==> run K <==
## dmc_top
module dmc_top (
    input         clk_i,
    input         rst_n_i,
    input         start_i,
    input         read_i,
    input         write_i,
    input  [31:0] address_i,
    input  [31:0] data_i,
    output [31:0] data_o,
    output        ready_o,
    output        mem_read_o,
    output        mem_write_o,
    output [31:0] mem_address_o,
    output [31:0] mem_data_o,
    input  [31:0] mem_data_i
);
clock: 5.3 ns
lec_check: 0
abc_area: 1
cap_margin: 20
cell_pad_in_sites_detail_placement: 2
cell_pad_in_sites_global_placement: 2
core_aspect_ratio: 0.56
core_margin: 4
core_utilization: 40
cts_cluster_diameter: 140
gpl_timing_driven: 0
max_routing_layer: met5
min_routing_layer: met2
setup_slack_margin: 1.54
slew_margin: 25
tns_end_percent: 90
run.sh (not shown) runs the stock make flow with config.mk's settings and CLKGATE_MAP_FILE=.
==> inputs of run G, as changes to run K <==
- CELL_PAD_IN_SITES_DETAIL_PLACEMENT: 2 -> unset
- CELL_PAD_IN_SITES_GLOBAL_PLACEMENT: 2 -> unset
- CORE_ASPECT_RATIO: 0.56 -> unset
- CORE_MARGIN: 4 -> 2
- CORE_UTILIZATION: 40 -> 72
- CTS_CLUSTER_DIAMETER: 140 -> unset
- GPL_TIMING_DRIVEN: 0 -> unset
- MAX_ROUTING_LAYER: met5 -> unset
- MIN_ROUTING_LAYER: met2 -> unset
- SETUP_SLACK_MARGIN: 1.54 -> unset
- SLEW_MARGIN: 25 -> 20
- TNS_END_PERCENT: 90 -> unset
==> flow/constraint.sdc (replaced) <==
create_clock -name core_clock -period 3.55 [get_ports {clk_i}]
set_input_delay 0.7100 -clock core_clock [delete_from_list [all_inputs] [get_ports {clk_i}]]
set_output_delay 0.7100 -clock core_clock [all_outputs]
set_load 0.01 [all_outputs]
==> inputs of run B, as changes to run K <==
- ABC_AREA: 1 -> unset
- CELL_PAD_IN_SITES_DETAIL_PLACEMENT: 2 -> unset
- CELL_PAD_IN_SITES_GLOBAL_PLACEMENT: 2 -> unset
- CORE_ASPECT_RATIO: 0.56 -> unset
- CORE_MARGIN: 4 -> 2
- CORE_UTILIZATION: 40 -> 72
- CTS_CLUSTER_DIAMETER: 140 -> unset
- CTS_CLUSTER_SIZE: unset -> 41
- GPL_TIMING_DRIVEN: 0 -> unset
- MAX_ROUTING_LAYER: met5 -> unset
- MIN_ROUTING_LAYER: met2 -> unset
- SETUP_SLACK_MARGIN: 1.54 -> 0.33
- SLEW_MARGIN: 25 -> 20
- TNS_END_PERCENT: 90 -> unset
==> flow/constraint.sdc (replaced) <==
create_clock -name core_clock -period 2.33 [get_ports {clk_i}]
set_input_delay 0.4660 -clock core_clock [delete_from_list [all_inputs] [get_ports {clk_i}]]
set_output_delay 0.4660 -clock core_clock [all_outputs]
set_load 0.01 [all_outputs]
==> inputs of run P, as changes to run K <==
- ABC_AREA: 1 -> unset
- CAP_MARGIN: 20 -> 10
- CELL_PAD_IN_SITES_DETAIL_PLACEMENT: 2 -> unset
- CELL_PAD_IN_SITES_GLOBAL_PLACEMENT: 2 -> unset
- CORE_ASPECT_RATIO: 0.56 -> 0.81
- CORE_MARGIN: 4 -> 2
- CORE_UTILIZATION: 40 -> 54
- CTS_CLUSTER_DIAMETER: 140 -> 325
- CTS_CLUSTER_SIZE: unset -> 20
- GPL_TIMING_DRIVEN: 0 -> unset
- HOLD_SLACK_MARGIN: unset -> 0.05
- MAX_ROUTING_LAYER: met5 -> unset
- MIN_ROUTING_LAYER: met2 -> met1
- PLACE_DENSITY_LB_ADDON: unset -> 0.02
- SETUP_SLACK_MARGIN: 1.54 -> 0.31
- SLEW_MARGIN: 25 -> 10
- TNS_END_PERCENT: 90 -> 40
==> flow/constraint.sdc (replaced) <==
create_clock -name core_clock -period 6.81 [get_ports {clk_i}]
set_input_delay 1.3620 -clock core_clock [delete_from_list [all_inputs] [get_ports {clk_i}]]
set_output_delay 1.3620 -clock core_clock [all_outputs]
set_load 0.01 [all_outputs]
==> run_results.csv <==
group,metric,value,unit
synthesis,ys_sh_mux,10.7,%
place,dpl_cell_area,61200,sq um
floorplan,initCoreUtil,54.4,%
synthesis,ys_sh_simple,3.09,%
synthesis,logic_family,"multiplexers",
synthesis,ys_sh_aoi,4.42,%
synthesis,syn_nets,2977,
synthesis,top_cells_by_count,"edfxtp_1, dfxtp_1, mux4_2",
synthesis,syn_area,57200,sq um
grt,globalRouteMet2Util,39.7,%
synthesis,syn_area_per_cell,19.9,sq um
floorplan,die_width,366,um
place,place_ws,1.95,ns
run_status,status,"finished clean",
place,globalplace.congestion,0.813,
place,dp_hpwl,86.4,mm
place,dp.cells,4402,
grt,grt_util_all_layers,26.6,%
That was run P.
==> run_results.csv <==
group,metric,value,unit
run_status,status,"finished clean",
place,place_ws,0.330,ns
synthesis,top_cells_by_count,"edfxtp_1, nand2_1, nand3_1",
place,globalplace.congestion,0.942,
synthesis,logic_family,"simple AND/OR/NAND/NOR gates",
synthesis,syn_nets,4364,
place,dp.cells,5455,
place,dp_hpwl,111,mm
synthesis,syn_area_per_cell,13.6,sq um
grt,globalRouteMet2Util,63.3,%
place,dpl_cell_area,62600,sq um
synthesis,ys_sh_mux,0.121,%
floorplan,die_width,288,um
synthesis,ys_sh_aoi,7.04,%
That was run G.
==> run_results.csv <==
group,metric,value,unit
place,dp.cells,4212,
synthesis,yosysMostFrequentCell,"edfxtp_1",
sta,setup-violations-final,1002,
synthesis,ys_sh_simple,3.09,%
sta,layout_setup_ws,-0.985,ns
grt,globalRouteMet2Util,65.4,%
place,place_ws,-0.843,ns
synthesis,syn_area,57200,sq um
floorplan,die_width,286,um
synthesis,top_cells_by_count,"edfxtp_1, dfxtp_1, mux4_2",
synthesis,logic_family,"multiplexers",
run_status,status,"complete, but fails checks",
synthesis,syn_area_per_cell,19.9,sq um
run_status,violations,"negative setup slack",
place,dpl_cell_area,63300,sq um
place,globalplace.congestion,0.882,
That was run B.
==> run_results.csv <==
group,metric,value,unit
run_status,status,"aborted with a tool error",
run_status,failed_stage,"global routing (5_1_grt)",
run_status,first-error,"[ERROR GRT-0116] Global routing finished with congestion. Check the congestion regions in the DRC Viewer.",
place,dp.cells,6429,
synthesis,syn_area_per_cell,13.6,sq um
place,globalplace.congestion,1.07,
synthesis,logic_family,"simple AND/OR/NAND/NOR gates",
place,dp_hpwl,212,mm
grt,grt.met1_usage,0,%
grt,globalRouteMet2Util,68.7,%
grt,grt_util_all_layers,65.5,%
synthesis,top_cells_by_count,"edfxtp_1, nand2_1, nand3_1",
place,dpl_cell_area,64400,sq um
floorplan,die_width,517,um
synthesis,ys_sh_simple,11.2,%
synthesis,syn_nets,4364,
synthesis,ys_sh_mux,0.121,%
synthesis,ys_sh_aoi,7.04,%
That was run K.


==> v11 <==
Starting RTL as in the previous note.
clock: 5.3 ns
lec_check: 0
abc_area: 1
cap_margin: 20
cell_pad_in_sites_detail_placement: 2
core_aspect_ratio: 0.85
core_margin: 4
core_utilization: 40
cts_cluster_diameter: 140
gpl_timing_driven: 0
max_routing_layer: met4
min_routing_layer: met2
slew_margin: 25
==> v4 (differences from v11) <==
ABC_AREA = default   (was 1)
CORE_ASPECT_RATIO = default   (was 0.85)
CORE_MARGIN = 2   (was 4)
MIN_ROUTING_LAYER = default   (was met2)
SLEW_MARGIN = 20   (was 25)
==> v38 (differences from v11) <==
ABC_AREA = default   (was 1)
CELL_PAD_IN_SITES_DETAIL_PLACEMENT = default   (was 2)
CORE_ASPECT_RATIO = default   (was 0.85)
CORE_MARGIN = 2   (was 4)
CORE_UTILIZATION = 64   (was 40)
CTS_CLUSTER_DIAMETER = default   (was 140)
GPL_TIMING_DRIVEN = default   (was 0)
MAX_ROUTING_LAYER = default   (was met4)
MIN_ROUTING_LAYER = default   (was met2)
SLEW_MARGIN = 20   (was 25)
==> flow/constraint.sdc (replaced) <==
create_clock -name core_clock -period 2.33 [get_ports {clk_i}]
set_input_delay 0.4660 -clock core_clock [delete_from_list [all_inputs] [get_ports {clk_i}]]
set_output_delay 0.4660 -clock core_clock [all_outputs]
set_load 0.01 [all_outputs]
==> v13 (differences from v11) <==
ABC_AREA = default   (was 1)
CELL_PAD_IN_SITES_DETAIL_PLACEMENT = default   (was 2)
CELL_PAD_IN_SITES_GLOBAL_PLACEMENT = 0   (was default)
CORE_ASPECT_RATIO = 1.87   (was 0.85)
CORE_MARGIN = 2   (was 4)
CORE_UTILIZATION = 47   (was 40)
CTS_CLUSTER_DIAMETER = default   (was 140)
GPL_TIMING_DRIVEN = default   (was 0)
MAX_ROUTING_LAYER = default   (was met4)
MIN_ROUTING_LAYER = default   (was met2)
PLACE_DENSITY_LB_ADDON = 0.3   (was default)
SETUP_SLACK_MARGIN = 0.15   (was default)
SLEW_MARGIN = 20   (was 25)
==> flow/constraint.sdc (replaced) <==
create_clock -name core_clock -period 2.39 [get_ports {clk_i}]
set_input_delay 0.4780 -clock core_clock [delete_from_list [all_inputs] [get_ports {clk_i}]]
set_output_delay 0.4780 -clock core_clock [all_outputs]
set_load 0.01 [all_outputs]
==> job_summary.md <==
## PnR job results

| Metric | Value |
|---|---|
| Post-cts resize count | `37` |
| Synth Seq Share | `79.5%` |
| Outcome | `complete, but fails checks` |
| Layout check faults | `setup timing` |
| Routing usage on met1 | `43.7%` |
| Synth top cells by count | `edfxtp_1, dfxtp_1, mux4_2` |
| Simple-Gate Fraction of Synth Area | `3.09%` |
| Met3 global-route usage | `7.04%` |
| Finish-stage setup viols | `817` |
| Final GP Congestion | `0.842` |
| Placed Cells | `4349` |
| Final setup margin | `-0.974 ns` |
| Chip area in the Yosys report | `57200 µm²` |
| Cell Type Count | `59` |
-- figures above: v38

==> job_summary.md <==
## Implementation flow summary

| Metric | Value |
|---|---|
| Hold_buf cts | `0` |
| Die Area | `151000 µm²` |
| Last stage | `5_1_grt` |
| Error | `[ERROR GRT-0116] Global routing finished with congestion. Check the congestion regions in the DRC Viewer.` |
| Routing usage on met1 | `0%` |
| Synth Seq Share | `78.3%` |
| Yosys top cell by instances | `edfxtp_1` |
| Outcome | `aborted with a tool error` |
| Simple-Gate Fraction of Synth Area | `11.2%` |
| Post-cts resize count | `2` |
| Largest area contributor in the netlist | `edfxtp_1` |
| Met3 global-route usage | `77.3%` |
| Final GP Congestion | `1.13` |
| Synth top cells by count | `edfxtp_1, nand2_1, nand3_1` |
| Post-synth EDFFs | `1365` |
| Placed Cells | `6399` |
| Chip area in the Yosys report | `58100 µm²` |
| Cell Type Count | `48` |
-- figures above: v11

==> job_summary.md <==
## PnR job results

| Metric | Value |
|---|---|
| Synth Seq Share | `79.5%` |
| Final setup margin | `-0.0584 ns` |
| Layout check faults | `setup timing` |
| Outcome | `complete, but fails checks` |
| Post-cts resize count | `13` |
| Simple-Gate Fraction of Synth Area | `3.09%` |
| Synth top cells by count | `edfxtp_1, dfxtp_1, mux4_2` |
| Finish-stage setup viols | `31` |
| Cell Type Count | `59` |
| Placed Cells | `5052` |
| Met3 global-route usage | `7.16%` |
| Chip area in the Yosys report | `57200 µm²` |
-- figures above: v4

==> job_summary.md <==
## PnR job results

| Metric | Value |
|---|---|
| Synth Seq Share | `79.5%` |
| Outcome | `complete, but fails checks` |
| Sw power | `10800 µW` |
| Met3 global-route usage | `4.14%` |
| Synth top cells by count | `edfxtp_1, dfxtp_1, mux4_2` |
| Syn nets | `2977` |
| Simple-Gate Fraction of Synth Area | `3.09%` |
| Layout check faults | `setup timing` |
| Placed Cells | `4753` |
| Final setup margin | `-0.795 ns` |
| Post-cts resize count | `9` |
| DIE WIDTH | `259 µm` |
| Routing usage on met1 | `27.3%` |
| Max-slew headroom | `29.3%` |
| Final GP Congestion | `0.833` |
| Finish-stage setup viols | `821` |
| Critical path's most frequent cell | `buf_4` |
| CP Cell Sequence | `buf_12 -> mux4_2 -> xnor2_1 -> nand4_1 -> buf_4 -> nor3_4 -> buf_4 -> nand4_4 -> buf_12 -> a211oi_4 -> buf_4 -> clkbuf_16` |
| WL final | `144 mm` |
-- figures above: v13



==> 06-04 <==
dmc_top again, from the RTL that the note above started with.
clock: 5.3 ns
lec_check: 0
abc_area: 0
cap_margin: 20
cell_pad_in_sites_detail_placement: 2
cell_pad_in_sites_global_placement: 2
core_aspect_ratio: 0.56
core_margin: 4
core_utilization: 40
cts_cluster_diameter: 268
gpl_timing_driven: 0
max_routing_layer: met5
min_routing_layer: met2
setup_slack_margin: 1.54
slew_margin: 25
tns_end_percent: 90
==> inputs of 07-15, as changes to 06-04 <==
- ABC_AREA: 0 -> unset
- CELL_PAD_IN_SITES_DETAIL_PLACEMENT: 2 -> unset
- CELL_PAD_IN_SITES_GLOBAL_PLACEMENT: 2 -> unset
- CORE_ASPECT_RATIO: 0.56 -> unset
- CORE_MARGIN: 4 -> 2
- CORE_UTILIZATION: 40 -> 66
- CTS_CLUSTER_DIAMETER: 268 -> unset
- GPL_TIMING_DRIVEN: 0 -> unset
- MAX_ROUTING_LAYER: met5 -> unset
- MIN_ROUTING_LAYER: met2 -> unset
- SETUP_SLACK_MARGIN: 1.54 -> unset
- SLEW_MARGIN: 25 -> 20
- TNS_END_PERCENT: 90 -> unset
==> flow/constraint.sdc (replaced) <==
create_clock -name core_clock -period 4.03 [get_ports {clk_i}]
set_input_delay 0.8060 -clock core_clock [delete_from_list [all_inputs] [get_ports {clk_i}]]
set_output_delay 0.8060 -clock core_clock [all_outputs]
set_load 0.01 [all_outputs]
==> summary of the runs <==
Between 07-15 and 06-04, the lower routed wire length is in 07-15 (gap about 40%, measured against 06-04).
Against 07-15, the clock power of 06-04 is smaller by about 24%.
Between 07-15 and 06-04, the lower maximum frequency is in 06-04 (gap about 15%, measured against 06-04).
In worst hold slack, 07-15 and 06-04 hardly differ.


==> zinc: inputs <==
dmc_top again, from the RTL that the note above started with.
Settings: LEC_CHECK=0, ABC_AREA=1, CAP_MARGIN=10, CORE_ASPECT_RATIO=0.81, CORE_MARGIN=2, CORE_UTILIZATION=72, CTS_CLUSTER_DIAMETER=104, CTS_CLUSTER_SIZE=13, HOLD_SLACK_MARGIN=0.05, MIN_ROUTING_LAYER=met1, PLACE_DENSITY_LB_ADDON=0.02, SETUP_SLACK_MARGIN=0.31, SLEW_MARGIN=30, TNS_END_PERCENT=40; clock period 2.33 ns.
==> nickel (differences from zinc) <==
Settings changed: ABC_AREA 1 to not set, CAP_MARGIN 10 to 20, CORE_ASPECT_RATIO 0.81 to not set, CORE_UTILIZATION 72 to 40, CTS_CLUSTER_DIAMETER 104 to not set, CTS_CLUSTER_SIZE 13 to not set, HOLD_SLACK_MARGIN 0.05 to not set, MIN_ROUTING_LAYER met1 to not set, PLACE_DENSITY_LB_ADDON 0.02 to not set, SETUP_SLACK_MARGIN 0.31 to 0.15, SLEW_MARGIN 30 to 20, TNS_END_PERCENT 40 to not set.
==> flow/constraint.sdc (replaced) <==
create_clock -name core_clock -period 4.19 [get_ports {clk_i}]
set_input_delay 0.8380 -clock core_clock [delete_from_list [all_inputs] [get_ports {clk_i}]]
set_output_delay 0.8380 -clock core_clock [all_outputs]
set_load 0.01 [all_outputs]
==> qor summary <==
quantity                                                                            zinc                        nickel
Status                                                                   failed layout checks      timing/DRC/antenna clean
Reasons for failing layout checks                                           setup timing                             -
Clock tree skew after final layout                                              46.01 ps                      53.47 ps
Worst Setup Slack post-DPL                                                     -554.0 ps                      329.2 ps
Vias in the first global route                                                    38,417                        28,444
Fp util                                                                           72.89%                        40.35%
Hold depth                                                                             1                             0
GRT Max-Usage Layer                                                                 met1                          met2
Portion of total power attributed to the clock network                             41.1%                         45.7%
Area used by multi-input combinational logic                                 0.01159 mm²                   0.01131 mm²
Drt wl/cell                                                                     33.57 µm                      26.73 µm
Number of inverters outside the clock class in the layout                            164                            16
Critical path capture point                                cache.cache[3][119]$_DFFE_PP_  cache.cache[3][10]$_DFFE_PP_
Share of total power in combinational logic                                         2.4%                          1.9%
R2r endpoint                                               cache.cache[3][119]$_DFFE_PP_  cache.cache[3][10]$_DFFE_PP_
Power and IR drop assume default switching activity.
